==> design/flow/design.v <==
`timescale 1ns / 1ps
module CPU(result,pc_value,r0_value,rf_we,instr,rst, clk);
input clk;
input rst;
input [15:0] instr;
output [15:0] result;
output [15:0] pc_value;
output [15:0] r0_value;
output rf_we;
wire [15:0] r0;
wire [15:0]out_ireg;
wire [3:0]out_idec_to_addrRdest;
wire [3:0]out_idec_to_addrRsrc;
wire [2:0]out_idec_to_alu_select;
wire [3:0]out_immHigh_idec;
wire out_wr_en_idec;
wire out_arith_mux_select0_idec;
wire out_arith_mux_select1_idec;
wire [15:0]out_arith_mux_to_alu_input;
wire [15:0] out_rfRsrc_to_arith_mux;
wire [15:0] out_imm_sign_extended_to_arith_mux;
wire [15:0] out_imm_zero_extended_to_arith_mux;
wire [15:0]out_rfRdest_to_alu;
wire [15:0] out_alu_to_mux;
wire C,V,N,Z;
wire [15:0] out_muxload;
wire select_mux_load;
wire select_mux_mov;
wire [15:0] out_left_shifted_to_muxload_in;
wire [15:0] out_ram_to_muxload_in;
wire ram_en;
wire [15:0]out_pc;
assign pc_value = out_pc;
assign r0_value = r0;
assign rf_we = out_wr_en_idec;
wire [2:0]select_mux_which_load;
wire [15:0] out_mov_mux;
wire [15:0] out_mux_to_rf;
assign result = out_mux_to_rf;
wire [15:0] out_shifter_to_select_mux_which_load;
wire [15:0] out_mux_to_shifter_in;
wire select_which_to_shift;
wire branch;
wire jump;
wire [15:0] bj_value;
wire select_br_or_jump;
wire [15:0] out_psr;
wire [15:0]input_psr;
assign input_psr[0] = C;
assign input_psr[1] = V;
assign input_psr[2] = N;
assign input_psr[3] = Z;
assign input_psr[15:4] = 12'b0;
inde dec(ram_en, select_br_or_jump, branch, jump, select_which_to_shift, select_mux_mov, select_mux_load,select_mux_which_load,out_immHigh_idec,out_idec_to_addrRdest, out_idec_to_addrRsrc, out_idec_to_alu_select, out_wr_en_idec,out_arith_mux_select1_idec, out_arith_mux_select0_idec, out_ireg, out_psr[3:0]);
reg16 inst_reg(rst, clk, instr, out_ireg);
reg16 psr(rst, clk, input_psr, out_psr);
multiplexer_4_1 arith_mux(out_arith_mux_to_alu_input, out_rfRsrc_to_arith_mux, out_imm_sign_extended_to_arith_mux, out_imm_zero_extended_to_arith_mux, 16'b0, out_arith_mux_select1_idec, out_arith_mux_select0_idec);
Sign_Ex_Test sign_extended(out_idec_to_addrRsrc, out_immHigh_idec, out_imm_sign_extended_to_arith_mux, out_left_shifted_to_muxload_in, out_imm_zero_extended_to_arith_mux);
ALU alu(out_alu_to_mux,C,V,N,Z,out_rfRdest_to_alu,out_arith_mux_to_alu_input,out_idec_to_alu_select);
reg_file	reg_file16(rst, clk, out_wr_en_idec, out_idec_to_addrRdest, out_idec_to_addrRsrc,out_idec_to_addrRdest, out_mux_to_rf,out_rfRdest_to_alu, out_rfRsrc_to_arith_mux, r0);
multiplexer_2_1 muxload(out_muxload, out_ram_to_muxload_in,out_left_shifted_to_muxload_in , select_mux_load);
multiplexer_8_1	which_to_load_wdat_mux(out_mux_to_rf, out_alu_to_mux, out_muxload, out_mov_mux, out_shifter_to_select_mux_which_load, out_pc, 16'b1111111111111111, 16'b1111111111111111, 16'b1111111111111111, select_mux_which_load);
multiplexer_2_1 mux_mov(out_mov_mux, out_rfRsrc_to_arith_mux,out_imm_zero_extended_to_arith_mux , select_mux_mov);
multiplexer_2_1 mux_which_shift(out_mux_to_shifter_in, out_rfRsrc_to_arith_mux,out_imm_sign_extended_to_arith_mux , select_which_to_shift);
shifter shift(out_shifter_to_select_mux_which_load, out_rfRdest_to_alu, out_mux_to_shifter_in);
PC pc(clk,rst, branch, jump,bj_value, out_pc);
multiplexer_2_1 mux_brach(bj_value, out_rfRsrc_to_arith_mux, out_imm_sign_extended_to_arith_mux , select_br_or_jump);
spblockram_data ram(clk, ram_en, out_idec_to_addrRsrc, out_rfRdest_to_alu, out_ram_to_muxload_in);
endmodule
module PC(clock,rst, branch, jump,bj_value, count);
	 input clock;
	 input branch;
	 input jump;
	 input rst;
	 input [15:0]bj_value;
	 reg [15:0] new_count;  
	 output [15:0] count;  
	assign count = new_count;
	 always @(posedge rst or posedge clock) begin
	 if(rst)
	 begin
	 new_count <= 0;
	 end
	 else if(branch)
	 begin
	 new_count <= new_count + bj_value;	 
	 end
	 else if(jump)
	 begin
	 new_count <= bj_value;
	 end
	 else
	 begin
	 new_count <= new_count + 16'd1;
	 end  
    end
	 endmodule
module inde(ram_en, select_br_or_jump, branch, jump, select_which_to_shift,select_mux_mov,select_mux_load,select_mux_which_load,immHigh, rdest, rsrc, alu_out, wr_en,arith_mux_select1, arith_mux_select0, instruction, out_psr);
input [15:0] instruction;
output reg [2:0] alu_out;
output reg arith_mux_select0;
output reg arith_mux_select1;
output reg wr_en;
output reg ram_en;
output reg select_mux_load;
output reg select_mux_mov;
output reg select_which_to_shift;
output reg select_br_or_jump;
input  [3:0]out_psr;
output [3:0] rdest;
output [3:0] rsrc;
output [3:0] immHigh;
output reg [2:0]select_mux_which_load;
output reg branch;
output reg jump;
wire [3:0] op;
wire [3:0] rdest;
wire [3:0] op_ex ;
wire [3:0] rsrc ;
wire [3:0] immLow ;
assign op     = instruction[15:12];
assign rdest  = instruction[11:8];
assign op_ex  = instruction[7:4];
assign rsrc   = instruction[3:0];
assign immLow = instruction[3:0];
assign immHigh = instruction[7:4];
always @(*)
begin
	branch<=1'b0;
	jump<=1'b0;
	wr_en<=1'b0;
	ram_en<=1'b0;
	select_mux_load<=1'b0;
	select_mux_mov<=1'b0;
	select_which_to_shift<=1'b0;
	select_br_or_jump<=1'b0;
	select_mux_which_load<=3'b000;
	arith_mux_select0<=1'b0;
	arith_mux_select1<=1'b0;
	alu_out<=3'b000;
	if(op == 4'b0000)
	begin
	branch<=1'b0;
	jump<=1'b0;
	if(op_ex == 4'b1101)
	begin
	wr_en <= 1;
	select_mux_which_load <= 3'b010;
	select_mux_mov<=0;	 
	end
	else if(op_ex == 4'b1011)
	begin
	wr_en <= 0;
	select_mux_which_load <= 3'b000;
	arith_mux_select0 <= 1'b0;				 
	arith_mux_select1 <= 1'b0;	
	alu_out <= 3'b100;	 
	end
	else
	begin
	wr_en <= 1;
	select_mux_which_load <= 3'b000;
	arith_mux_select0 <= 1'b0;				 
	arith_mux_select1 <= 1'b0;	
	case(op_ex)
				4'b0101:alu_out <= 3'b000;	 
				4'b1001:alu_out <= 3'b001;	 
				4'b0001:alu_out <= 3'b010;	 
				4'b0010:alu_out <= 3'b011;	 
				4'b0011:alu_out <= 3'b100;	 
	endcase
	end
	end
	else if(op == 4'b0100)
	begin
	if (op_ex==4'b0000)
	begin
	branch<=1'b0;
	jump<=1'b0;
	wr_en <= 1; 
	select_mux_which_load <= 3'b001;
	select_mux_load<=0;	 
	ram_en <= 0;
	end	
	else if(op_ex == 4'b0100)	 
	begin
	branch<=1'b0;
	jump<=1'b0;
	wr_en <= 0; 
	ram_en <= 1;
	end
	else if (op_ex==4'b1100)
	begin
	if(rdest == 4'b0000)	 
	begin
	if(out_psr[3] == 1'b1)
	begin
	branch<=1'b0;
	jump<=1'b1;
	select_br_or_jump <= 1'b0;
	end
	else
	begin
	branch<=1'b0;
	jump<=1'b0;
	end
	end
	else if(rdest == 4'b0001)	 
	begin
	if(out_psr[3] == 1'b1)
	begin
	branch<=1'b0;
	jump<=1'b0;
	end
	else
	begin		
	branch<=1'b0;
	jump<=1'b1;
	select_br_or_jump <= 1'b0;
	end
	end
	end
	else if(op_ex==4'b1000)
	begin
	select_mux_which_load <= 3'b100; 
	wr_en <= 1;
	select_br_or_jump <= 1'b0;	
	branch<=1'b0;
	jump<=1'b1;
	end
	end
	else if(op == 4'b1111)
	begin
	branch<=1'b0;
	jump<=1'b0;
	wr_en <= 1;
	select_mux_which_load <= 3'b001;
	select_mux_load<=1;  
	ram_en <= 0;
	end
	else if(op == 4'b1101)
	begin
	branch<=1'b0;
	jump<=1'b0;
	wr_en <= 1;
	select_mux_which_load <= 3'b010;
	select_mux_mov<=1;  
	end
	else if(op == 4'b1000)
	begin
	if (op_ex==4'b0100)
	begin
	branch<=1'b0;
	jump<=1'b0;
	wr_en <= 1; 
	select_mux_which_load <= 3'b011;
	select_which_to_shift <= 0;	 
	end	
	else if (op_ex==4'b0000)
	begin
	branch<=1'b0;
	jump<=1'b0;
	wr_en <= 1; 
	select_mux_which_load <= 3'b011;
	select_which_to_shift <= 1;	 
	end	
	else if (op_ex==4'b0001)
	begin
	branch<=1'b0;
	jump<=1'b0;
	wr_en <= 1; 
	select_mux_which_load <= 3'b011;
	select_which_to_shift <= 1;	 
	end	
	end
	else if(op == 4'b1100)	 
	begin 
	if(rdest == 4'b0000)	 
	begin
	if(out_psr[3] == 1'b1)
	begin
	wr_en<= 1'b0;
	select_br_or_jump <= 1'b1;
	branch<=1'b1;
	jump<=1'b0;
	end
	else
	begin
	branch<=1'b0;
	jump<=1'b0;
	end
	end
	else if(rdest == 4'b0001)	 
	begin
	if(out_psr[3] == 1'b1)
	begin
	branch<=1'b0;
	jump<=1'b0;
	end
	else
	begin		
	select_br_or_jump <= 1'b1;
	branch<=1'b1;
	jump<=1'b0;
	end
	end
	end
	else if(op == 4'b0101)
	begin
	branch<=1'b0;
	jump<=1'b0;
	select_mux_which_load <= 3'b000;
	wr_en <= 1;
	arith_mux_select0 <= 1'b1;					 
	arith_mux_select1 <= 1'b0;	
	alu_out <= 3'b000;	 
	end
	else if(op == 4'b1001)
	begin
	branch<=1'b0;
	jump<=1'b0;
	select_mux_which_load <= 3'b000;
	wr_en <= 1;
	arith_mux_select0 <= 1'b1;					 
	arith_mux_select1 <= 1'b0;	
	alu_out <= 3'b001;	 
	end
	else if(op == 4'b1011)
	begin
	branch<=1'b0;
	jump<=1'b0;
	select_mux_which_load <= 3'b000;
	wr_en <= 0;
	arith_mux_select0 <= 1'b1;					 
	arith_mux_select1 <= 1'b0;		
	alu_out <= 3'b100;	 
	end
	else if(op == 4'b0001)
	begin
	branch<=1'b0;
	jump<=1'b0;
	select_mux_which_load <= 3'b000;
	wr_en <= 1;
	arith_mux_select0 <= 1'b0;					 
	arith_mux_select1 <= 1'b1;					 
	alu_out <= 3'b010;	 
	end
	else if(op == 4'b0010)
	begin
	branch<=1'b0;
	jump<=1'b0;
	select_mux_which_load <= 3'b000;
	wr_en <= 1;
	arith_mux_select0 <= 1'b0;					 
	arith_mux_select1 <= 1'b1;	
	alu_out <= 3'b011;	 
	end
	else if(op == 4'b0011)
	begin
	branch<=1'b0;
	jump<=1'b0;
	select_mux_which_load <= 3'b000;
	wr_en <= 1;
	arith_mux_select0 <= 1'b0;					 
	arith_mux_select1 <= 1'b1;		
	alu_out <= 3'b100;	 
	end
end
endmodule
module shifter(shifted_result, shifting_value, amount_of_shift);
input [15:0]amount_of_shift;
input [15:0]shifting_value;
output reg [15:0]shifted_result;
wire [3:0]amount ;
assign amount = amount_of_shift[3:0];
always @ (amount_of_shift or shifting_value)
begin
if(amount_of_shift[4] == 0)
begin
shifted_result <= shifting_value << amount;
end
else
begin
shifted_result <= shifting_value >> amount;
end
end
endmodule
module Sign_Ex_Test(immLow, immHigh, imm_sign_extended,left_shifted_value,zero_extended_value);
   output [15:0] imm_sign_extended;  
	output [15:0] left_shifted_value;
	output [15:0] zero_extended_value;
   input [3:0] immLow ;
	input [3:0] immHigh;
	wire [7:0]a;
	assign a = {immHigh,immLow};
	assign imm_sign_extended ={{8{a[7]}}, a};
	assign left_shifted_value={a, 8'b00000000};
	assign zero_extended_value={8'b00000000, a};
endmodule
module ALU(Y,C,V,N,Z,A,B,Op);
    output [15:0] Y;
    output C;  
    output N;  
    output V;  
    output Z;  
    input [15:0] A;
    input [15:0] B;
    input [2:0] Op;
    wire  [15:0] 	 AS, And, Or, Xor, Not, Xnor;
    wire 	 s; 
    wire 	 Vas;
    wire 	 Cas;
   carry_select_adder_subtractor addsub(AS, Cas, Vas, A, B, Op[0]);       
   andop aluand(And, A, B);                                               
   orop aluor(Or, A, B);                                                  
   xorop aluxor(Xor, A, B);                                               
   notop alunot(Not, A);                                                  
   xnorop aluxnor(Xnor, A, B);                                            
multiplexer_8_1 muxy(Y, AS, AS, And, Or, Xor, Not, Xnor, 16'b0, Op);  
   nor(s, Op[1], Op[2]);    
   and(C, Cas, s);
   and(V, Vas, s);
   and(N, Y[15], s);        
   zero z(Z, Y);            
endmodule
module andop(Y, A, B);
   output [15:0] Y;   
   input [15:0]  A;   
   input [15:0]  B;   
   and(Y[0], A[0], B[0]);
   and(Y[1], A[1], B[1]);
   and(Y[2], A[2], B[2]);
   and(Y[3], A[3], B[3]);
   and(Y[4], A[4], B[4]);
   and(Y[5], A[5], B[5]);
   and(Y[6], A[6], B[6]);
   and(Y[7], A[7], B[7]);
   and(Y[8], A[8], B[8]);
   and(Y[9], A[9], B[9]);
   and(Y[10], A[10], B[10]);
   and(Y[11], A[11], B[11]);
   and(Y[12], A[12], B[12]);
   and(Y[13], A[13], B[13]);
   and(Y[14], A[14], B[14]);
   and(Y[15], A[15], B[15]);
endmodule
module orop(Y, A, B);
   output [15:0] Y;  
   input [15:0]  A;  
   input [15:0]  B;  
   or(Y[0], A[0], B[0]);
   or(Y[1], A[1], B[1]);
   or(Y[2], A[2], B[2]);
   or(Y[3], A[3], B[3]);
   or(Y[4], A[4], B[4]);
   or(Y[5], A[5], B[5]);
   or(Y[6], A[6], B[6]);
   or(Y[7], A[7], B[7]);
   or(Y[8], A[8], B[8]);
   or(Y[9], A[9], B[9]);
   or(Y[10], A[10], B[10]);
   or(Y[11], A[11], B[11]);
   or(Y[12], A[12], B[12]);
   or(Y[13], A[13], B[13]);
   or(Y[14], A[14], B[14]);
   or(Y[15], A[15], B[15]);
endmodule
module xorop(Y, A, B);
   output [15:0] Y;  
   input [15:0]  A;  
   input [15:0]  B;  
   xor(Y[0], A[0], B[0]);
   xor(Y[1], A[1], B[1]);
   xor(Y[2], A[2], B[2]);
   xor(Y[3], A[3], B[3]);
   xor(Y[4], A[4], B[4]);
   xor(Y[5], A[5], B[5]);
   xor(Y[6], A[6], B[6]);
   xor(Y[7], A[7], B[7]);
   xor(Y[8], A[8], B[8]);
   xor(Y[9], A[9], B[9]);
   xor(Y[10], A[10], B[10]);
   xor(Y[11], A[11], B[11]);
   xor(Y[12], A[12], B[12]);
   xor(Y[13], A[13], B[13]);
   xor(Y[14], A[14], B[14]);
   xor(Y[15], A[15], B[15]);
endmodule
module notop(Y, A);
   output [15:0] Y;  
   input [15:0]  A;  
   not(Y[0], A[0]);
   not(Y[1], A[1]);
   not(Y[2], A[2]);
   not(Y[3], A[3]);
   not(Y[4], A[4]);
   not(Y[5], A[5]);
   not(Y[6], A[6]);
   not(Y[7], A[7]);
   not(Y[8], A[8]);
   not(Y[9], A[9]);
   not(Y[10], A[10]);
   not(Y[11], A[11]);
   not(Y[12], A[12]);
   not(Y[13], A[13]);
   not(Y[14], A[14]);
   not(Y[15], A[15]);
endmodule
module xnorop(Y, A, B);
   output [15:0] Y;  
   input [15:0]  A;  
   input [15:0]  B;  
   xnor(Y[0], A[0], B[0]);
   xnor(Y[1], A[1], B[1]);
   xnor(Y[2], A[2], B[2]);
   xnor(Y[3], A[3], B[3]);
   xnor(Y[4], A[4], B[4]);
   xnor(Y[5], A[5], B[5]);
   xnor(Y[6], A[6], B[6]);
   xnor(Y[7], A[7], B[7]);
   xnor(Y[8], A[8], B[8]);
   xnor(Y[9], A[9], B[9]);
   xnor(Y[10], A[10], B[10]);
   xnor(Y[11], A[11], B[11]);
   xnor(Y[12], A[12], B[12]);
   xnor(Y[13], A[13], B[13]);
   xnor(Y[14], A[14], B[14]);
   xnor(Y[15], A[15], B[15]);
endmodule
module zero(Z, A);
   output Z;         
   input [15:0]  A;  
   wire [15:0] 	 Y;  
   xnor(Y[0], A[0], 1'b0);
   xnor(Y[1], A[1], 1'b0);
   xnor(Y[2], A[2], 1'b0);
   xnor(Y[3], A[3], 1'b0);
   xnor(Y[4], A[4], 1'b0);
   xnor(Y[5], A[5], 1'b0);
   xnor(Y[6], A[6], 1'b0);
   xnor(Y[7], A[7], 1'b0);
   xnor(Y[8], A[8], 1'b0);
   xnor(Y[9], A[9], 1'b0);
   xnor(Y[10], A[10], 1'b0);
   xnor(Y[11], A[11], 1'b0);
   xnor(Y[12], A[12], 1'b0);
   xnor(Y[13], A[13], 1'b0);
   xnor(Y[14], A[14], 1'b0);
   xnor(Y[15], A[15], 1'b0);
   and(Z, Y[0], Y[1], Y[2], Y[3], Y[4],
       Y[5], Y[6], Y[7], Y[8],
       Y[9], Y[10], Y[11], Y[12],
       Y[13], Y[14], Y[15]);
endmodule
module carry_select_adder_subtractor(S, C, V, A, B, Op);
   output [15:0] S;    
   output 	 C;    
   output 	 V;    
   input [15:0]  A;    
   input [15:0]  B;    
   input 	 Op;   
   wire 	 C15;  
   wire [15:0] 	 Bx;
   xor(Bx[0], B[0], Op);
   xor(Bx[1], B[1], Op);
   xor(Bx[2], B[2], Op);
   xor(Bx[3], B[3], Op);
   xor(Bx[4], B[4], Op);
   xor(Bx[5], B[5], Op);
   xor(Bx[6], B[6], Op);
   xor(Bx[7], B[7], Op);
   xor(Bx[8], B[8], Op);
   xor(Bx[9], B[9], Op);
   xor(Bx[10], B[10], Op);
   xor(Bx[11], B[11], Op);
   xor(Bx[12], B[12], Op);
   xor(Bx[13], B[13], Op);
   xor(Bx[14], B[14], Op);
   xor(Bx[15], B[15], Op);
   xor(C, C15, Op);             
   carry_select_adder csa(S, C15, V, A, Bx, Op);   
endmodule
module carry_select_adder(S, C, V, A, B, Cin);
   output [15:0] S;    
   output 	 C;    
   output 	 V;    
   input [15:0]  A;    
   input [15:0]  B;    
   input 	 Cin;  
   wire [3:0] 	S1_0;    
   wire [3:0] 	S1_1;    
   wire [3:0] 	S2_0;    
   wire [3:0] 	S2_1;    
   wire [3:0] 	S3_0;    
   wire [3:0] 	S3_1;    
   wire 	C1_0;    
   wire 	C1_1;    
   wire 	C2_0;    
   wire 	C2_1;    
   wire 	C3_0;    
   wire 	C3_1;    
   wire 	C0;      
   wire 	C1;      
   wire 	C2;      
   wire         V0;      
   wire 	V1_0;    
   wire 	V1_1;    
   wire 	V2_0;    
   wire 	V2_1;    
   wire 	V3_0;    
   wire 	V3_1;    
   ripple_carry_adder rc_nibble_0(S[3:0], C0, V0, A[3:0], B[3:0], Cin);               
   ripple_carry_adder rc_nibble_1_carry_0(S1_0, C1_0, V1_0, A[7:4], B[7:4], 1'b0);       
   ripple_carry_adder rc_nibble_1_carry_1(S1_1, C1_1, V1_1, A[7:4], B[7:4], 1'b1);       
   ripple_carry_adder rc_nibble_2_carry_0(S2_0, C2_0, V2_0, A[11:8], B[11:8], 1'b0);     
   ripple_carry_adder rc_nibble_2_carry_1(S2_1, C2_1, V2_1, A[11:8], B[11:8], 1'b1);     
   ripple_carry_adder rc_nibble_3_carry_0(S3_0, C3_0, V3_0, A[15:12], B[15:12], 1'b0);   
   ripple_carry_adder rc_nibble_3_carry_1(S3_1, C3_1, V3_1, A[15:12], B[15:12], 1'b1);   
   multiplexer_2_1 #(1) muxc1(C1, C1_0, C1_1, C0);  
   multiplexer_2_1 #(1) muxc2(C2, C2_0, C2_1, C1);  
   multiplexer_2_1 #(1) muxc(C, C3_0, C3_1, C2);    
   multiplexer_2_1 #(1) muxv(V, V3_0, V3_1, C2);    
   multiplexer_2_1 #(4) muxs1(S[7:4], S1_0, S1_1, C0);     
   multiplexer_2_1 #(4) muxs2(S[11:8], S2_0, S2_1, C1);    
   multiplexer_2_1 #(4) muxs3(S[15:12], S3_0, S3_1, C2);   
endmodule
module ripple_carry_adder(S, C, V, A, B, Cin);
   output [3:0] S;    
   output 	C;    
   output       V;    
   input [3:0] 	A;    
   input [3:0] 	B;    
   input 	Cin;  
   wire 	C0;  
   wire 	C1;  
   wire 	C2;  
   full_adder fa0(S[0], C0, A[0], B[0], Cin);     
   full_adder fa1(S[1], C1, A[1], B[1], C0);
   full_adder fa2(S[2], C2, A[2], B[2], C1);
   full_adder fa3(S[3], C, A[3], B[3], C2);     
   xor(V, C, C2);   
endmodule
module full_adder(S, Cout, A, B, Cin);
   output S;
   output Cout;
   input  A;
   input  B;
   input  Cin;
   wire   w1;
   wire   w2;
   wire   w3;
   wire   w4;
   xor(w1, A, B);
   xor(S, Cin, w1);
   and(w2, A, B);   
   and(w3, A, Cin);
   and(w4, B, Cin);   
   or(Cout, w2, w3, w4);
endmodule
module multiplexer_2_1(X, A0, A1,S);
   parameter WIDTH=16;      
   output [WIDTH-1:0] X;    
   input [WIDTH-1:0]  A1;   
   input [WIDTH-1:0]  A0;   
   input 	      S;   
   assign X = (S == 1'b0) ? A0 : A1;
endmodule
module multiplexer_4_1(X, A0, A1, A2, A3, S1, S0);
   parameter WIDTH=16;      
   output [WIDTH-1:0] X;    
   input [WIDTH-1:0]  A3;   
   input [WIDTH-1:0]  A2;   
   input [WIDTH-1:0]  A1;   
   input [WIDTH-1:0]  A0;   
   input 	      S0;   
   input 	      S1;   
   assign X = (S1 == 0 
	       ? (S0 == 0 
		  ? A0        
		  : A1)       
	       : (S0 == 0 
		  ? A2        
		  : A3));     
endmodule
module multiplexer_8_1(X, A0, A1, A2, A3, A4, A5, A6, A7, S);
   parameter WIDTH=16;      
   output [WIDTH-1:0] X;    
   input [WIDTH-1:0]  A7;   
   input [WIDTH-1:0]  A6;   
   input [WIDTH-1:0]  A5;   
   input [WIDTH-1:0]  A4;   
   input [WIDTH-1:0]  A3;   
   input [WIDTH-1:0]  A2;   
   input [WIDTH-1:0]  A1;   
   input [WIDTH-1:0]  A0;   
   input [2:0]	      S;   
   assign X = (S[2] == 0 
	       ? (S[1] == 0 
		  ? (S[0] == 0 
		     ? A0        
		     : A1)       
		  : (S[0] == 0 
		     ? A2        
		     : A3))      
	       : (S[1] == 0 
		  ? (S[0] == 0 
		     ? A4        
		     : A5)       
		  : (S[0] == 0 
		     ? A6        
		     : A7)));    
endmodule
module reg_file(rst, clk, wr_en, rd0_addr, rd1_addr,wr_addr, wr_data,rd0_data, rd1_data, r0);
			input rst;
            input clk;
            input wr_en;
            input [3:0] rd0_addr;
            input [3:0] rd1_addr;
            input [3:0] wr_addr;
            input [15:0] wr_data;
            output [15:0] rd0_data;
            output [15:0] rd1_data;
			output [15:0] r0;
    reg [15:0] mem [15:0];
    integer i;
	 assign rd0_data = mem[rd0_addr];
	assign rd1_data = mem[rd1_addr];
	assign r0 = mem[0];
    always @(posedge rst or posedge clk)
    begin
        if (rst) begin
            for (i=0; i<16; i=i+1)
                mem[i] <= 0;
        end
        else if (wr_en) begin
            mem[wr_addr] <= wr_data;
        end
    end
endmodule
module reg16 (reset, CLK, D, Q);
input reset;
input CLK;
input [15:0] D;
output [15:0] Q;
reg [15:0] Q;
always @(posedge reset or posedge CLK)
if (reset)
Q <= 0;
else
Q <= D;
endmodule
module spblockram_data (clk, we, a, di, dout);		 
input clk;
input we;
input [3:0] a;
input [15:0] di;
output [15:0] dout;
reg [15:0] RAM[15:0];
always @(posedge clk) begin
if (we == 1'b1)
RAM[a] <= di;
end
assign dout = RAM[a];
endmodule
==> design/flow/run.sh <==
#!/bin/bash
# the make line also repeats each setting of config.mk as NAME=value (left out here)
make -C /OpenROAD-flow-scripts/flow DESIGN_CONFIG=/design/flow/config.mk WORK_HOME=/design/flow/orfs CLKGATE_MAP_FILE= finish
==> design/flow/config.mk <==
export PLATFORM = sky130hd
export DESIGN_NAME = CPU
export DESIGN_NICKNAME = CPU
export VERILOG_FILES = /design/flow/design.v
export SDC_FILE = /design/flow/constraint.sdc
export NUM_CORES = 4
export LEC_CHECK = 0
export CAP_MARGIN = 20
export CORE_MARGIN = 2
export CORE_UTILIZATION = 50
export SETUP_SLACK_MARGIN = 1.71
export SLEW_MARGIN = 20
==> design/flow/constraint.sdc <==
create_clock -name core_clock -period 5.88 [get_ports {clk}]
set_input_delay 1.1760 -clock core_clock [delete_from_list [all_inputs] [get_ports {clk}]]
set_output_delay 1.1760 -clock core_clock [all_outputs]
set_load 0.01 [all_outputs]
==> results of run 1 <==
==> routing by layer <==
metal  vias up  track usage
li1      12520            -
met1     15190       0.5993
met2      2480       0.6671
met3       701       0.1356
met4         4       0.2729
met5         -            0
==> layout make-up <==
cell class | count | area share
clock inverter | 30 | 0.005820
tap | 846 | 0.02591
clock buffer | 72 | 0.03728
multi-input combinational | 2195 | 0.4041
antenna | 2 | 0.0001225
timing repair buffer | 698 | 0.1541
inverter | 73 | 0.006953
sequential | 545 | 0.3657
==> metrics by stage <==
stage	hold slack, ns	cells	power [W]
5_1_grt	0.5371	4459	0.01924
3_3_place_gp	0.4806	4253	0.01320
2_1_floorplan	0.4539	3033	0.009619
6_report	0.5101	4461	0.01865
3_5_place_dp	0.4955	4253	0.01337
4_1_cts	0.5091	4436	0.01772
==> what timing repair did <==
action / CTS / global route
pin swaps: 70 / 26
gates resized: 273 / 122
setup buffers: 75 / 20
cloned: 6 / 2
setup endpoints to repair: 284 / 284
==> flow_summary_export.csv, run 1 <==
group,metric,value,unit
routing,drtIter0Drc,4688,
sta,finalMaxSlewViolations,0,
setup_path,arrival,6.18,ns
logic_synthesis,synth-edff-count,256,
sta,slew_headroom,0.1946,
die,fp-utilization,0.5040,
setup_path,cpMaxStageDelayCell,"dfrtp_4",
worst_hold_path,hp-start,"reg_file16.mem[14][5]",
clocking,root_buffer,"clkbuf_16",
pwr,pg_clk,0.00352,W
clocking,clockBufferDepth,3,
sta,setup_ws,-1.479,ns
sta,period_needed,7.359,ns
pwr,p_comb_frac,0.483,
die,rows,92,
final_layout,fin_area,40850,µm²
global_routing,grt_pass1_wl,215.8,mm
routing,routedWlPerCell,34.25,µm
global_routing,grt_usage,0.4559,
logic_synthesis,synth.distinct_cells,117,
sta,max_freq,0.1359,GHz
logic_synthesis,synth_area,31730,µm²
placed_design,dpl_worst_slack,-1.208,ns
logic_synthesis,syn_nets,3117,
pwr,leakage,16.38,nW
logic_synthesis,logic_family,"AND-OR/OR-AND gates",
status,violations,"setup timing",
logic_synthesis,synth-compound-area-share,0.1990,
logic_synthesis,mux_area_frac,0.09621,
clocking,cts_hold_buf,0,
status,outcome,"failed layout checks",
die,die_h,255.9,µm
sta,tightest_slew,1.204,ns
pwr,p_sw,0.007702,W
setup_path,slowest_delay,0.54,ns
logic_synthesis,synth_top_area_share,0.2423,
routing,vias,30890,
logic_synthesis,ys_cells,3033,
global_routing,grt_start_max_net_pins,107,
final_layout,nFillCells,4920,
clocking,cts_sinks,545,
setup_path,path_buffers,5,
routing,first_pass_iters,9,
sta,finalHoldViolations,0,
pwr,p_sw_frac,0.4130,
setup_path,cpLargestDelayFamily,"AND-OR/OR-AND gates",
logic_synthesis,ys_ff,545,
final_layout,area_growth,28.73,%
logic_synthesis,topCellsByArea,"edfxtp_1 (24%), dfrtp_1 (23%), mux4_2 (5.8%), nand2_1 (4.1%), o21ai_0 (4.1%)",
setup_path,endpoint_kind,"output port",
clocking,cts_tree,"done",
pwr,power_density,456.5,nW/µm²
clocking,cts.htree.levels,2,
final_layout,nNetsFinal,3654,
setup_path,reg2reg_to,"psr.Q[3]",
routing,wl_met1,57.05,mm
routing,route.detailed.drc,0,
worst_hold_path,min_path_type,"flop to flop",
routing,met3_wirelength,19.70,mm
routing,totalWireLength,152.8,mm
clocking,cts_buffers,57,
setup_path,cp_num_cells,25,
logic_synthesis,synthArstFlopShare,0.5303,
pwr,powerSeq,0.00612,W
placed_design,gp_congestion,1.093,
die,die-area,65500,µm²
routing,met2WireLength,64.49,mm
sta,finalCritPeriodShare,1.252,
logic_synthesis,synth_cells,3033,
run,maxCapViolations,0,
logic_synthesis,common_cells,"nand2_1 (346), dfrtp_1 (289), o21ai_0 (258)",
sta,fin_tns_setup,-19.74,ns
logic_synthesis,synth_seq_share,0.4702,
routing,highest_layer,"met5",
global_routing,antenna_found_initial,9,
logic_synthesis,synth_top_cell_by_area,"edfxtp_1",
routing,drt-vias-per-instance,6.924,
worst_hold_path,hold_depth,2,
logic_synthesis,flop_cell,"dfrtp_1",
placed_design,place_area,36730,µm²
setup_path,crit_end,"result[15]",
setup_path,r2r_slack,-1.10,ns
sta,rsz0062_at_grt,"true",
setup_path,rr_startpoint,"inst_reg.Q[1]",
logic_synthesis,yosys_area,31730,µm²
final_layout,regArea,14940,µm²
logic_synthesis,yosys_warnings,7,
pwr,seqPwrFrac,0.328,
global_routing,grt_pass1_vias,29820,
final_layout,finalCoreUtilization,0.6488,
pwr,power.internal,0.01095,W
final_layout,combGateArea,16510,µm²
pwr,ir_drop,357.5,µV
setup_path,r2r_cells,36,
worst_hold_path,min_to,"reg_file16.mem[14][5]",
setup_path,critPathKind,"flop to output port",
die,ios,67,
global_routing,grt_remaining_overflow,0,
run,tool_warnings,54,
logic_synthesis,simple_gate_area_frac,0.1485,
logic_synthesis,ys_sh_adder,0.02697,
logic_synthesis,xor_area_frac,0.01384,
die,coreArea,62970,µm²
pwr,maxPowerGroup,"combinational logic",
sta,skew,0.08224,ns
pwr,pg_comb,0.00901,W
placed_design,dp.final_hpwl,105.5,mm
die,die_width,255.9,µm
setup_path,required,4.70,ns
pwr,pwr-share-clk,0.189,
clocking,clk_pin_slew,0.07,ns
setup_path,startpoint_type,"flop",
clocking,clock_latency,0.69,ns
sta,setup_viol,36,
setup_path,crit_fanout,7,
logic_synthesis,postSynthAreaPerCell,10.46,µm²
setup_path,crit_start,"inst_reg.Q[1]",
logic_synthesis,synthMostInstantiatedCell,"nand2_1",
placed_design,io_buffer_count,66,
routing,ant_nets,0,
==> run 2: changes to the inputs <==
- CORE_UTILIZATION: 50 -> 40
- PLACE_DENSITY: default -> 0.6
- SETUP_SLACK_MARGIN: 1.71 -> default
- clock period: 5.88 -> 9.0 ns (I/O delays scaled with it)
==> run 2 against run 1 <==
The run now finishes clean. Flip-flop count unchanged. Area after synthesis unchanged. Combinational power shrank 55%. Largest cell class unchanged.
==> flow_summary_export.csv, run 2 <==
group,metric,value,unit
clocking,cts_hold_buf,0,
logic_synthesis,mux_area_frac,0.09621,
pwr,pwr-share-clk,0.234,
worst_hold_path,min_path_type,"flop to flop",
routing,vias,27520,
routing,wl_met1,59.77,mm
clocking,clockBufferDepth,3,
placed_design,io_buffer_count,66,
global_routing,grt_start_max_net_pins,166,
logic_synthesis,syn_nets,3117,
setup_path,r2r_slack,2.64,ns
global_routing,grt_usage,0.3391,
pwr,leakage,13.80,nW
setup_path,cpMaxStageDelayCell,"dfrtp_4",
routing,ant_nets,0,
final_layout,combGateArea,15550,µm²
sta,skew,0.07910,ns
pwr,power.internal,0.006263,W
logic_synthesis,synth-compound-area-share,0.1990,
setup_path,cp_num_cells,22,
routing,met2WireLength,60.91,mm
sta,holdWs,0.5119,ns
sta,finalCritPeriodShare,0.9828,
logic_synthesis,synth_cells,3033,
sta,slew_headroom,0.1855,
logic_synthesis,synth-edff-count,256,
die,fp-utilization,0.4030,
pwr,pg_comb,0.00407,W
global_routing,grt_pass1_vias,26020,
routing,route.detailed.drc,0,
routing,met3_wirelength,13.83,mm
setup_path,crit_start,"inst_reg.Q[2]",
logic_synthesis,yosys_warnings,7,
clocking,clk_pin_slew,0.07,ns
placed_design,dpl_worst_slack,0.5398,ns
routing,totalWireLength,141.0,mm
sta,finalHoldViolations,0,
worst_hold_path,hold_depth,2,
sta,finalMaxSlewViolations,0,
setup_path,critPathKind,"flop to output port",
setup_path,cp_cell_sequence,"buf_4 > and3b_1 > a32oi_1 > o22a_1 > a31oi_2 > mux2i_2 > xnor2_1 > fa_1 > fa_1 > fa_1 > nor2_1 > a21oi_2 > a21oi_1 > nand3_2 > and4b_1 > nor4_4 > and3_1 > nor3_1 > buf_4 > o31a_2 > inv_1 > clkdlybuf4s50_1",
logic_synthesis,synthMostInstantiatedCell,"nand2_1",
die,coreArea,78740,µm²
setup_path,startpoint_type,"flop",
final_layout,finalCoreUtilization,0.4599,
global_routing,grt_pass1_wl,199.1,mm
pwr,powerSeq,0.00414,W
setup_path,reg2reg_to,"reg_file16.mem[13][11]",
pwr,pg_clk,0.00251,W
sta,tightest_slew,1.219,ns
clocking,cts_buffers,60,
logic_synthesis,synth_top_area_share,0.2423,
logic_synthesis,postSynthAreaPerCell,10.46,µm²
sta,max_freq,0.1131,GHz
logic_synthesis,simple_gate_area_frac,0.1485,
setup_path,path_buffers,4,
die,ios,67,
logic_synthesis,yosys_area,31730,µm²
routing,first_pass_iters,8,
logic_synthesis,xor_area_frac,0.01384,
global_routing,grt_remaining_overflow,0,
clocking,cts_tree,"done",
pwr,p_comb_frac,0.380,
sta,period_needed,8.845,ns
setup_path,cpLargestDelayFamily,"simple AND/OR/NAND/NOR gates",
setup_path,crit_fanout,18,
die,rows,103,
clocking,cts.htree.levels,2,
pwr,p_sw_frac,0.4155,
setup_path,r2r_cells,23,
sta,setup_viol,0,
clocking,cts_sinks,545,
run,maxCapViolations,0,
setup_path,crit_end,"result[11]",
pwr,power_density,295.9,nW/µm²
logic_synthesis,synthArstFlopShare,0.5303,
logic_synthesis,ys_sh_adder,0.02697,
pwr,ir_drop,184.5,µV
die,die_h,285.7,µm
clocking,root_buffer,"clkbuf_16",
global_routing,antenna_found_initial,5,
setup_path,required,7.20,ns
run,tool_warnings,49,
worst_hold_path,min_to,"reg_file16.mem[15][8]",
pwr,maxPowerGroup,"registers",
placed_design,gp_congestion,1.013,
logic_synthesis,ys_ff,545,
routing,routedWlPerCell,33.40,µm
status,outcome,"timing/DRC/antenna clean",
routing,drtIter0Drc,3933,
sta,setup_ws,0.1549,ns
pwr,seqPwrFrac,0.386,
final_layout,nFillCells,7317,
pwr,p_sw,0.004452,W
setup_path,path_common_cell,"fa_1",
logic_synthesis,logic_family,"AND-OR/OR-AND gates",
setup_path,endpoint_kind,"output port",
die,die_width,285.7,µm
routing,drt-vias-per-instance,6.517,
logic_synthesis,synth_top_cell_by_area,"edfxtp_1",
setup_path,arrival,7.05,ns
logic_synthesis,flop_cell,"dfrtp_1",
final_layout,regArea,14940,µm²
worst_hold_path,hp-start,"reg_file16.mem[15][8]",
final_layout,area_growth,14.11,%
logic_synthesis,synth_seq_share,0.4702,
setup_path,slowest_delay,0.61,ns
placed_design,dp.final_hpwl,99.87,mm
pwr,finalPower,0.01072,W
final_layout,nNetsFinal,3207,
sta,rsz0062_at_grt,"true",
logic_synthesis,synth_area,31730,µm²
routing,highest_layer,"met4",
die,die-area,81600,µm²
logic_synthesis,ys_cells,3033,
setup_path,rr_startpoint,"inst_reg.Q[2]",
clocking,clock_latency,0.68,ns
logic_synthesis,synth.distinct_cells,117,
logic_synthesis,topCellsByArea,"edfxtp_1 (24%), dfrtp_1 (23%), mux4_2 (5.8%), nand2_1 (4.1%), o21ai_0 (4.1%)",
logic_synthesis,common_cells,"nand2_1 (346), dfrtp_1 (289), o21ai_0 (258)",
[run 2: what timing repair did]
item | CTS | global route
buffers inserted | 1 | 9
gates resized | 4 | 12
endpoints found under the hold margin | 0 | 0
pin swaps | 0 | 2
endpoints found under the setup margin | 2 | 8
[run 2: stage by stage]
| stage | instances | cell area [µm²] | TNS (ns) |
|---|---|---|---|
| 3_5_place_dp | 4101 | 33990 | 0 |
| 3_3_place_gp | 4101 | 33970 | 0 |
| 2_1_floorplan | 3033 | 31740 | 0 |
| 5_1_grt | 4221 | 36210 | -0.04306 |
| 4_1_cts | 4212 | 36050 | 0 |
| 6_report | 4223 | 36210 | 0 |
[run 2: area by class of cell]
type	count	area share
diodes	2	0.0001382
repair buffers	248	0.05795
flip-flops and latches	545	0.4126
inverters	73	0.007671
clock inverters	28	0.009468
multi-input cells	2195	0.4296
well taps	1050	0.03628
clock buffers	82	0.04630
[run 2: per-layer routing]
metal,global-route usage,up-vias
met5,0,-
met4,0.1390,0
met3,0.06978,325
met2,0.5059,1590
met1,0.4813,13970
li1,-,11640
==> run 3: changes to the inputs <==
- CORE_UTILIZATION: 40 -> 59
- PLACE_DENSITY: 0.6 -> default
- clock period: 9.0 -> 7.16 ns (I/O delays scaled with it)
==> run 3 against run 2 <==
The layout now fails its checks (setup timing). Flip-flop count unchanged. Largest cell class unchanged. Highest routed layer is now met5. Design area rose by 3.9%. Non-clock buffer count grew 179. Area after synthesis did not move. Clock skew decreased by 0.036 ns. Clock-buffer cell count shrank 11. Total power rose by 34%.
==> flow_summary_export.csv, run 3 <==
group,metric,value,unit
pwr,maxPowerGroup,"combinational logic",
logic_synthesis,ys_sh_adder,0.02697,
final_layout,regArea,14940,µm²
clocking,root_buffer,"clkbuf_16",
setup_path,critPathKind,"flop to output port",
logic_synthesis,syn_nets,3117,
sta,setup_ws,-0.3904,ns
logic_synthesis,postSynthAreaPerCell,10.46,µm²
die,coreArea,52870,µm²
run,maxCapViolations,0,
sta,holdWs,0.5100,ns
pwr,seqPwrFrac,0.355,
status,violations,"setup timing",
global_routing,grt_pass1_wl,202.1,mm
global_routing,grt_remaining_overflow,0,
die,die_h,235.9,µm
logic_synthesis,synth.distinct_cells,117,
pwr,pwr-share-clk,0.220,
sta,setup_viol,13,
global_routing,grt_usage,0.5032,
setup_path,cp_cell_sequence,"buf_6 > buf_4 > buf_6 > nor3b_2 > a32oi_1 > a21oi_1 > o31a_1 > a21oi_2 > xnor2_1 > fa_2 > fa_2 > nor2_4 > a21oi_4 > a21oi_4 > nand3_4 > buf_6 > a21o_4 > a2111oi_4 > nor4_2 > nand4b_1 > a31oi_4 > inv_1 > buf_2",
routing,vias,30580,
setup_path,r2r_slack,-0.16,ns
sta,tightest_slew,1.360,ns
worst_hold_path,hold_depth,2,
logic_synthesis,mux_area_frac,0.09621,
routing,totalWireLength,142.7,mm
clocking,clk_pin_slew,0.07,ns
pwr,p_comb_frac,0.425,
setup_path,path_buffers,6,
setup_path,path_common_cell,"buf_6",
placed_design,dpl_worst_slack,-0.3769,ns
logic_synthesis,synth_top_cell_by_area,"edfxtp_1",
pwr,leakage,14.79,nW
logic_synthesis,synth_cells,3033,
setup_path,slowest_delay,0.53,ns
clocking,cts_hold_buf,0,
die,die_width,235.9,µm
worst_hold_path,min_path_type,"flop to flop",
pwr,p_sw,0.005968,W
sta,skew,0.04348,ns
setup_path,rr_startpoint,"inst_reg.Q[0]",
sta,period_needed,7.550,ns
final_layout,fin_area,37610,µm²
clocking,clock_latency,0.67,ns
sta,finalCritPeriodShare,1.055,
final_layout,combGateArea,15990,µm²
logic_synthesis,yosys_warnings,7,
worst_hold_path,min_to,"reg_file16.mem[15][3]",
logic_synthesis,synthMostInstantiatedCell,"nand2_1",
worst_hold_path,hp-start,"reg_file16.mem[15][3]",
routing,drt-vias-per-instance,7.569,
clocking,cts.htree.levels,2,
routing,route.detailed.drc,0,
setup_path,cpMaxStageDelayCell,"dfrtp_4",
die,ios,67,
sta,rsz0062_at_grt,"true",
logic_synthesis,yosys_area,31730,µm²
clocking,clockBufferDepth,3,
pwr,pg_comb,0.00611,W
routing,routedWlPerCell,35.33,µm
logic_synthesis,logic_family,"AND-OR/OR-AND gates",
placed_design,place_area,34350,µm²
die,die-area,55660,µm²
pwr,finalPower,0.01438,W
logic_synthesis,topCellsByArea,"edfxtp_1 (24%), dfrtp_1 (23%), mux4_2 (5.8%), nand2_1 (4.1%), o21ai_0 (4.1%)",
clocking,cts_sinks,545,
setup_path,endpoint_kind,"output port",
setup_path,cp_num_cells,23,
routing,ant_nets,0,
placed_design,gp_congestion,1.115,
logic_synthesis,simple_gate_area_frac,0.1485,
setup_path,arrival,6.12,ns
run,tool_warnings,57,
routing,first_pass_iters,9,
logic_synthesis,synth-compound-area-share,0.1990,
final_layout,area_growth,18.53,%
die,fp-utilization,0.6003,
logic_synthesis,synth_top_area_share,0.2423,
placed_design,dp.final_hpwl,98.00,mm
pwr,pg_clk,0.00316,W
pwr,powerSeq,0.00511,W
sta,max_freq,0.1324,GHz
logic_synthesis,synth_seq_share,0.4702,
logic_synthesis,synthArstFlopShare,0.5303,
pwr,power.internal,0.008410,W
setup_path,required,5.73,ns
logic_synthesis,ys_cells,3033,
final_layout,nNetsFinal,3382,
pwr,ir_drop,338.6,µV
pwr,power_density,382.3,nW/µm²
placed_design,io_buffer_count,66,
global_routing,grt_start_max_net_pins,160,
logic_synthesis,common_cells,"nand2_1 (346), dfrtp_1 (289), o21ai_0 (258)",
setup_path,cpLargestDelayFamily,"AND-OR/OR-AND gates",
logic_synthesis,xor_area_frac,0.01384,
logic_synthesis,synth-edff-count,256,
setup_path,crit_end,"result[14]",
sta,finalHoldViolations,0,
logic_synthesis,synth_area,31730,µm²
logic_synthesis,ys_ff,545,
setup_path,crit_fanout,30,
clocking,cts_tree,"done",
routing,drtIter0Drc,5663,
setup_path,r2r_cells,43,
global_routing,grt_pass1_vias,28860,
global_routing,antenna_found_initial,7,
sta,slew_headroom,0.08636,
status,outcome,"failed layout checks",
logic_synthesis,flop_cell,"dfrtp_1",
final_layout,nFillCells,3659,
setup_path,reg2reg_to,"psr.Q[3]",
die,rows,84,
setup_path,crit_start,"inst_reg.Q[0]",
pwr,p_sw_frac,0.4151,
sta,finalMaxSlewViolations,0,
clocking,cts_buffers,56,
setup_path,startpoint_type,"flop",
sta,fin_tns_setup,-3.422,ns
-- run 3: final cells by class --
| class | instances | area share |
|---|---|---|
| Antenna cell | 7 | 0.0004657 |
| Clock buffer | 71 | 0.04145 |
| Clock inverter | 34 | 0.01118 |
| Inverter | 73 | 0.007452 |
| Multi-Input combinational cell | 2195 | 0.4251 |
| Sequential cell | 545 | 0.3971 |
| Tap cell | 688 | 0.02289 |
| Timing Repair Buffer | 427 | 0.09434 |
-- run 3: repair_timing --
action,4_1_cts,5_1_grt
setup buffers,69,17
endpoints found under the setup margin,14,16
gates resized,122,69
pin swaps,50,47
-- run 3: stage by stage --
stage | utilization | instances
2_1_floorplan | - | 3033
3_3_place_gp | 0.6493 | 3848
3_5_place_dp | 0.6498 | 3849
4_1_cts | 0.7034 | 4022
5_1_grt | 0.7111 | 4033
6_report | 0.7115 | 4040
-- run 3: routing by layer --
metal | vias to the layer above | GRT usage | share of wire
met4 | 6 | 0.3584 | 0.092
met5 | - | 0.008658 | 0.00035
li1 | 11970 | - | -
met3 | 899 | 0.2145 | 0.16
met2 | 3116 | 0.6925 | 0.40
met1 | 14580 | 0.6350 | 0.34
==> run 4: changes to the inputs <==
- CORE_UTILIZATION: 59 -> 40
- PLACE_DENSITY: default -> 0.6
- SETUP_SLACK_MARGIN: default -> 1.35
- clock period: 7.16 -> 8.94 ns (I/O delays scaled with it)
==> run 4 against run 3 <==
Now clean on timing, DRC and antenna. Clock skew increased by 0.015 ns. Largest cell class unchanged. Largest power group unchanged. Area after synthesis unchanged. Worst hold slack gained 0.0084 ns.
==> flow_summary_export.csv, run 4 <==
group,metric,value,unit
routing,routedWlPerCell,33.25,µm
placed_design,io_buffer_count,66,
routing,route.detailed.drc,0,
global_routing,antenna_found_initial,10,
pwr,p_sw,0.004658,W
logic_synthesis,common_cells,"nand2_1 (346), dfrtp_1 (289), o21ai_0 (258)",
run,tool_warnings,50,
die,die_width,285.7,µm
final_layout,nNetsFinal,3296,
logic_synthesis,topCellsByArea,"edfxtp_1 (24%), dfrtp_1 (23%), mux4_2 (5.8%), nand2_1 (4.1%), o21ai_0 (4.1%)",
global_routing,grt_remaining_overflow,0,
sta,setup_viol,0,
pwr,powerSeq,0.00419,W
logic_synthesis,simple_gate_area_frac,0.1485,
pwr,p_comb_frac,0.395,
placed_design,dp.final_hpwl,101.5,mm
pwr,finalPower,0.01119,W
placed_design,dpl_worst_slack,0.4895,ns
setup_path,cp_num_cells,21,
worst_hold_path,min_path_type,"flop to flop",
die,coreArea,78740,µm²
logic_synthesis,postSynthAreaPerCell,10.46,µm²
setup_path,required,7.15,ns
pwr,maxPowerGroup,"combinational logic",
logic_synthesis,xor_area_frac,0.01384,
status,outcome,"timing/DRC/antenna clean",
clocking,cts_tree,"done",
logic_synthesis,ys_cells,3033,
logic_synthesis,synth-edff-count,256,
setup_path,path_common_cell,"fa_2",
logic_synthesis,syn_nets,3117,
logic_synthesis,synth_cells,3033,
setup_path,reg2reg_to,"pc.new_count[15]",
logic_synthesis,synth_area,31730,µm²
global_routing,grt_start_max_net_pins,149,
logic_synthesis,synth.distinct_cells,117,
sta,skew,0.05865,ns
run,maxCapViolations,0,
clocking,cts_sinks,545,
pwr,power.internal,0.006528,W
clocking,cts_buffers,58,
sta,finalHoldViolations,0,
setup_path,startpoint_type,"flop",
worst_hold_path,hold_depth,2,
routing,first_pass_iters,6,
routing,ant_nets,0,
worst_hold_path,min_to,"reg_file16.mem[14][8]",
sta,finalCritPeriodShare,0.8791,
routing,drt-vias-per-instance,6.532,
logic_synthesis,synth_seq_share,0.4702,
worst_hold_path,hp-start,"reg_file16.mem[14][8]",
global_routing,grt_usage,0.3445,
logic_synthesis,synthArstFlopShare,0.5303,
final_layout,area_growth,18.27,%
die,fp-utilization,0.4030,
die,die_h,285.7,µm
global_routing,grt_pass1_vias,26850,
clocking,clockBufferDepth,3,
clocking,cts.htree.levels,2,
setup_path,arrival,6.07,ns
logic_synthesis,synth_top_area_share,0.2423,
global_routing,grt_pass1_wl,203.2,mm
pwr,seqPwrFrac,0.375,
routing,totalWireLength,143.4,mm
setup_path,r2r_slack,2.61,ns
final_layout,finalCoreUtilization,0.4766,
setup_path,cpMaxStageDelayCell,"dfrtp_2",
pwr,ir_drop,175.8,µV
pwr,power_density,298.1,nW/µm²
logic_synthesis,logic_family,"AND-OR/OR-AND gates",
setup_path,critPathKind,"flop to output port",
routing,vias,28170,
logic_synthesis,mux_area_frac,0.09621,
placed_design,gp_congestion,1.040,
setup_path,rr_startpoint,"inst_reg.Q[9]",
routing,drtIter0Drc,4100,
clocking,cts_hold_buf,0,
sta,setup_ws,1.081,ns
logic_synthesis,flop_cell,"dfrtp_1",
pwr,pg_comb,0.00442,W
sta,finalMaxSlewViolations,0,
logic_synthesis,ys_ff,545,
sta,period_needed,7.859,ns
logic_synthesis,yosys_warnings,7,
logic_synthesis,synthMostInstantiatedCell,"nand2_1",
setup_path,path_buffers,4,
sta,max_freq,0.1272,GHz
sta,rsz0062_at_grt,"true",
setup_path,crit_end,"result[11]",
logic_synthesis,ys_sh_adder,0.02697,
die,rows,103,
die,die-area,81600,µm²
pwr,pwr-share-clk,0.230,
pwr,p_sw_frac,0.4164,
setup_path,crit_fanout,14,
sta,fin_tns_setup,0,ns
logic_synthesis,synth_top_cell_by_area,"edfxtp_1",
pwr,leakage,14.42,nW
setup_path,r2r_cells,20,
setup_path,endpoint_kind,"output port",
die,ios,67,
sta,slew_headroom,0.3070,
setup_path,crit_start,"inst_reg.Q[9]",
clocking,root_buffer,"clkbuf_16",
setup_path,cpLargestDelayFamily,"simple AND/OR/NAND/NOR gates",
pwr,pg_clk,0.00257,W
logic_synthesis,yosys_area,31730,µm²
setup_path,cp_cell_sequence,"buf_4 > or2_2 > o221ai_1 > o32a_1 > nand2_2 > o21ai_2 > fa_2 > fa_2 > fa_2 > nor2_4 > a21oi_4 > a21oi_4 > nand3_4 > and4b_2 > nor4_4 > and3_1 > nor3_1 > buf_4 > o31a_1 > inv_2 > buf_6",
logic_synthesis,synth-compound-area-share,0.1990,
clocking,clock_latency,0.68,ns
clocking,clk_pin_slew,0.06,ns
setup_path,slowest_delay,0.54,ns
sta,tightest_slew,1.026,ns
==> run 4: stage by stage <==
step / cells / hold WS (ns) / cell area [µm²]
3_5_place_dp: 4108 / 0.4959 / 34050
3_3_place_gp: 4106 / 0.4815 / 34020
2_1_floorplan: 3033 / 0.4539 / 31750
5_1_grt: 4309 / 0.5434 / 37520
4_1_cts: 4282 / 0.5111 / 36960
6_report: 4313 / 0.5184 / 37530
==> run 4: metal layers <==
layer,GRT usage,vias to the layer above,wire (µm)
met1,0.4904,14380,61150
met4,0.1516,2,7485
met3,0.06659,361,13250
met5,0,-,13
li1,-,11810,-
met2,0.5109,1623,61510
==> run 4: final cells by class <==
class	instances	area [µm²]
Timing Repair Buffer	339	2964
Antenna cell	4	10.01
Fill cell	7301	41210
Clock buffer	76	1599
Inverter	73	285.3
Multi-Input combinational cell	2195	15980
Clock inverter	31	432.9
Tap cell	1050	1314
Sequential cell	545	14950
==> run 4: timing repair <==
action | 4_1_cts | 5_1_grt
gates resized | 126 | 67
pin swaps | 45 | 40
buffers inserted | 67 | 25
cloned | 0 | 2
endpoints found under the setup margin | 16 | 16
==> run 5: changes to the inputs <==
- CORE_UTILIZATION: 40 -> 67
- CTS_CLUSTER_DIAMETER: default -> 243
- CTS_CLUSTER_SIZE: default -> 27
- MAX_ROUTING_LAYER: default -> met4
- PLACE_DENSITY: 0.6 -> default
- SETUP_SLACK_MARGIN: 1.35 -> 1.72
- clock period: 8.94 -> 7.28 ns (I/O delays scaled with it)
==> run 5 against run 4 <==
The run now fails in global routing (5_1_grt). Synthesized cell count is the same. Area after synthesis is the same. Die size shrank 40%.
==> flow_summary_export.csv, run 5 <==
group,metric,value,unit
status,outcome,"stopped before the end",
status,stop_stage,"global routing (5_1_grt)",
logic_synthesis,ys_cells,3033,
logic_synthesis,yosys_warnings,7,
logic_synthesis,synth-compound-area-share,0.1990,
logic_synthesis,ys_ff,545,
logic_synthesis,logic_family,"AND-OR/OR-AND gates",
logic_synthesis,common_cells,"nand2_1 (346), dfrtp_1 (289), o21ai_0 (258)",
clocking,clockBufferDepth,3,
clocking,cts_sinks,545,
logic_synthesis,synthMostInstantiatedCell,"nand2_1",
die,die_h,221.6,µm
logic_synthesis,synth.distinct_cells,117,
placed_design,dp.cells,3690,
logic_synthesis,synthArstFlopShare,0.5303,
logic_synthesis,mux_area_frac,0.09621,
placed_design,io_buffer_count,66,
logic_synthesis,synth_cells,3033,
logic_synthesis,topCellsByArea,"edfxtp_1 (24%), dfrtp_1 (23%), mux4_2 (5.8%), nand2_1 (4.1%), o21ai_0 (4.1%)",
logic_synthesis,simple_gate_area_frac,0.1485,
logic_synthesis,synth-edff-count,256,
logic_synthesis,synth_seq_share,0.4702,
placed_design,place_area,33800,µm²
logic_synthesis,synth_top_cell_by_area,"edfxtp_1",
die,rows,79,
clocking,cts_hold_buf,0,
die,die-area,49120,µm²
die,ios,67,
logic_synthesis,postSynthAreaPerCell,10.46,µm²
die,die_width,221.6,µm
placed_design,gp_congestion,1.175,
placed_design,dp.final_hpwl,95.60,mm
placed_design,dpl_worst_slack,-0.06071,ns
clocking,root_buffer,"clkbuf_16",
logic_synthesis,synth_area,31730,µm²
logic_synthesis,xor_area_frac,0.01384,
clocking,cts.htree.levels,1,
logic_synthesis,yosys_area,31730,µm²
logic_synthesis,syn_nets,3117,
die,fp-utilization,0.6802,
logic_synthesis,flop_cell,"dfrtp_1",
logic_synthesis,ys_sh_adder,0.02697,
logic_synthesis,synth_top_area_share,0.2423,
die,coreArea,46650,µm²
clocking,cts_buffers,24,
==> run 5: through the flow <==
| step | util | setup TNS, ns |
|---|---|---|
| 4_1_cts | 0.7787 | -0.1817 |
| 2_1_floorplan | - | 0 |
| 3_5_place_dp | 0.7244 | -0.09188 |
| 3_3_place_gp | 0.7240 | 0 |
==> run 5: repair_timing <==
action                     in CTS
pin swaps                      76
setup endpoints to repair     132
setup buffers                 131
resized                       281
==> run 6: changes to the inputs <==
- ABC_AREA: default -> 1
- CAP_MARGIN: 20 -> 25
- CELL_PAD_IN_SITES_DETAIL_PLACEMENT: default -> 1
- CELL_PAD_IN_SITES_GLOBAL_PLACEMENT: default -> 1
- CORE_ASPECT_RATIO: default -> 1.52
- CORE_MARGIN: 2 -> 6
- CORE_UTILIZATION: 67 -> 40
- CTS_CLUSTER_DIAMETER: 243 -> 59
- CTS_CLUSTER_SIZE: 27 -> default
- GPL_TIMING_DRIVEN: default -> 0
- MAX_ROUTING_LAYER: met4 -> default
- PLACE_DENSITY: default -> 0.6
- SETUP_SLACK_MARGIN: 1.72 -> default
- SLEW_MARGIN: 20 -> 5
- TNS_END_PERCENT: default -> 100
- clock period: 7.28 -> 12.9 ns (I/O delays scaled with it)
==> run 6 against run 5 <==
Now clean on timing, DRC and antenna. Area after synthesis down 4.2%. Synthesized cell count up 20%. Die size up 69%.
==> flow_summary_export.csv, run 6 <==
group,metric,value,unit
status,outcome,"timing/DRC/antenna clean",
global_routing,grt_pass1_vias,30900,
global_routing,grt_usage,0.3713,
pwr,pg_clk,0.00177,W
global_routing,grt_start_max_net_pins,116,
logic_synthesis,yosys_area,30400,µm²
logic_synthesis,synthArstFlopShare,0.5303,
worst_hold_path,hold_depth,2,
pwr,power_density,211.6,nW/µm²
routing,first_pass_iters,5,
routing,drt-vias-per-instance,6.125,
sta,tightest_slew,1.191,ns
logic_synthesis,syn_nets,3730,
placed_design,dp.cells,4769,
logic_synthesis,synth-compound-area-share,0.1432,
pwr,pg_comb,0.00299,W
setup_path,required,10.32,ns
clocking,cts_tree,"done",
setup_path,cp_num_cells,25,
die,coreArea,75250,µm²
routing,drtIter0Drc,2846,
global_routing,grt_pass1_wl,224.1,mm
setup_path,reg2reg_to,"reg_file16.mem[3][9]",
clocking,clk_pin_slew,0.06,ns
clocking,cts_hold_buf,0,
worst_hold_path,hp-start,"reg_file16.mem[2][13]",
global_routing,antenna_found_initial,2,
sta,finalCritPeriodShare,0.8705,
pwr,seqPwrFrac,0.358,
pwr,ir_drop,130.3,µV
logic_synthesis,synth-edff-count,256,
final_layout,fin_cells,4872,
setup_path,r2r_slack,5.51,ns
logic_synthesis,logic_family,"simple AND/OR/NAND/NOR gates",
pwr,p_sw_frac,0.4313,
logic_synthesis,synthMostInstantiatedCell,"nand2_1",
run,tool_warnings,51,
clocking,root_buffer,"clkbuf_16",
clocking,clockBufferDepth,3,
logic_synthesis,synth_seq_share,0.4907,
pwr,pwr-share-clk,0.239,
placed_design,gp_congestion,1.016,
setup_path,startpoint_type,"flop",
clocking,postCtsSetupBuffers,0,
logic_synthesis,common_cells,"nand2_1 (1112), nand3_1 (388), dfrtp_1 (289)",
sta,max_freq,0.08905,GHz
routing,wl_met1,56.32,mm
setup_path,crit_fanout,20,
clocking,clock_latency,0.68,ns
logic_synthesis,topCellsByArea,"edfxtp_1 (25%), dfrtp_1 (24%), nand2_1 (14%), nand3_1 (6.4%), inv_1 (3.3%)",
setup_path,path_buffers,7,
routing,met2WireLength,76.62,mm
logic_synthesis,postSynthAreaPerCell,8.339,µm²
setup_path,rr_startpoint,"inst_reg.Q[10]",
sta,setup_ws,1.670,ns
die,ios,67,
setup_path,slowest_delay,0.94,ns
sta,finalMaxSlewViolations,0,
logic_synthesis,ys_sh_adder,0.02815,
setup_path,critPathKind,"flop to output port",
pwr,p_comb_frac,0.403,
sta,rsz0062_at_grt,"false",
placed_design,dpl_worst_slack,2.570,ns
setup_path,cpLargestDelayFamily,"buffers and inverters",
worst_hold_path,min_path_type,"flop to flop",
setup_path,path_common_cell,"nand2_1",
routing,totalWireLength,159.9,mm
routing,vias,29840,
sta,finalHoldViolations,0,
placed_design,dp.final_hpwl,119.3,mm
clocking,cts.htree.levels,2,
sta,skew,0.04246,ns
clocking,cts_buffers,55,
logic_synthesis,ys_ff,545,
final_layout,nNetsFinal,3904,
logic_synthesis,synth_cells,3646,
pwr,leakage,15.33,nW
setup_path,crit_start,"inst_reg.Q[10]",
logic_synthesis,simple_gate_area_frac,0.2622,
setup_path,cpMaxStageDelayCell,"o22ai_1",
routing,route.detailed.drc,0,
die,die_h,351.9,µm
final_layout,area_growth,15.48,%
routing,met3_wirelength,9.909,mm
run,maxCapViolations,0,
die,die_width,235.6,µm
sta,slew_headroom,0.2027,
logic_synthesis,synth.distinct_cells,70,
logic_synthesis,mux_area_frac,0.0003292,
routing,ant_nets,0,
die,die-area,82920,µm²
worst_hold_path,min_to,"reg_file16.mem[2][13]",
die,rows,124,
clocking,cts_sinks,545,
logic_synthesis,synth_top_cell_by_area,"edfxtp_1",
setup_path,crit_end,"result[15]",
logic_synthesis,ys_cells,3646,
sta,setup_viol,0,
routing,diodes,0,
clocking,ctsResizeCount,0,
placed_design,io_buffer_count,66,
logic_synthesis,yosys_warnings,7,
setup_path,r2r_cells,27,
pwr,maxPowerGroup,"combinational logic",
sta,period_needed,11.23,ns
logic_synthesis,synth_area,30400,µm²
pwr,powerSeq,0.00266,W
setup_path,arrival,8.65,ns
routing,highest_layer,"met5",
logic_synthesis,flop_cell,"dfrtp_1",
pwr,power.internal,0.004224,W
die,fp-utilization,0.4041,
pwr,p_sw,0.003204,W
global_routing,grt_remaining_overflow,0,
routing,routedWlPerCell,32.82,µm
setup_path,endpoint_kind,"output port",
logic_synthesis,synth_top_area_share,0.2528,
logic_synthesis,xor_area_frac,0.007490,
==> run 6: through the flow <==
step	total power [W]	hold slack [ns]	TNS, ns	utilization	instance area, µm²
2_1_floorplan	0.004281	0.4491	0	-	30400
3_5_place_dp	0.005596	0.4664	0	0.4401	33110
6_report	0.007429	0.4821	0	0.4666	35110
3_3_place_gp	0.005477	0.4644	-537.39	0.4296	32330
4_1_cts	0.007370	0.4831	0	0.4663	35090
5_1_grt	0.007730	0.4981	0	0.4666	35110
==> run 6: layout make-up <==
cell class,count,area [µm²]
fillers,8979,40140
flip-flops and latches,545,14920
multi-input cells,2633,13490
clock buffers,74,1558
repair buffers,117,1388
well taps,1008,1261
inverters,294,1125
plain buffers,174,950.9
clock inverters,27,416.7
==> run 6: routing by layer <==
layer / vias to the layer above / global-route usage
met5: - / 0
met4: 2 / 0.3086
met3: 592 / 0.05859
met2: 1442 / 0.6290
met1: 14990 / 0.4069
li1: 12820 / -
Power figures rest on the tool's default switching activity, not on a simulated workload.
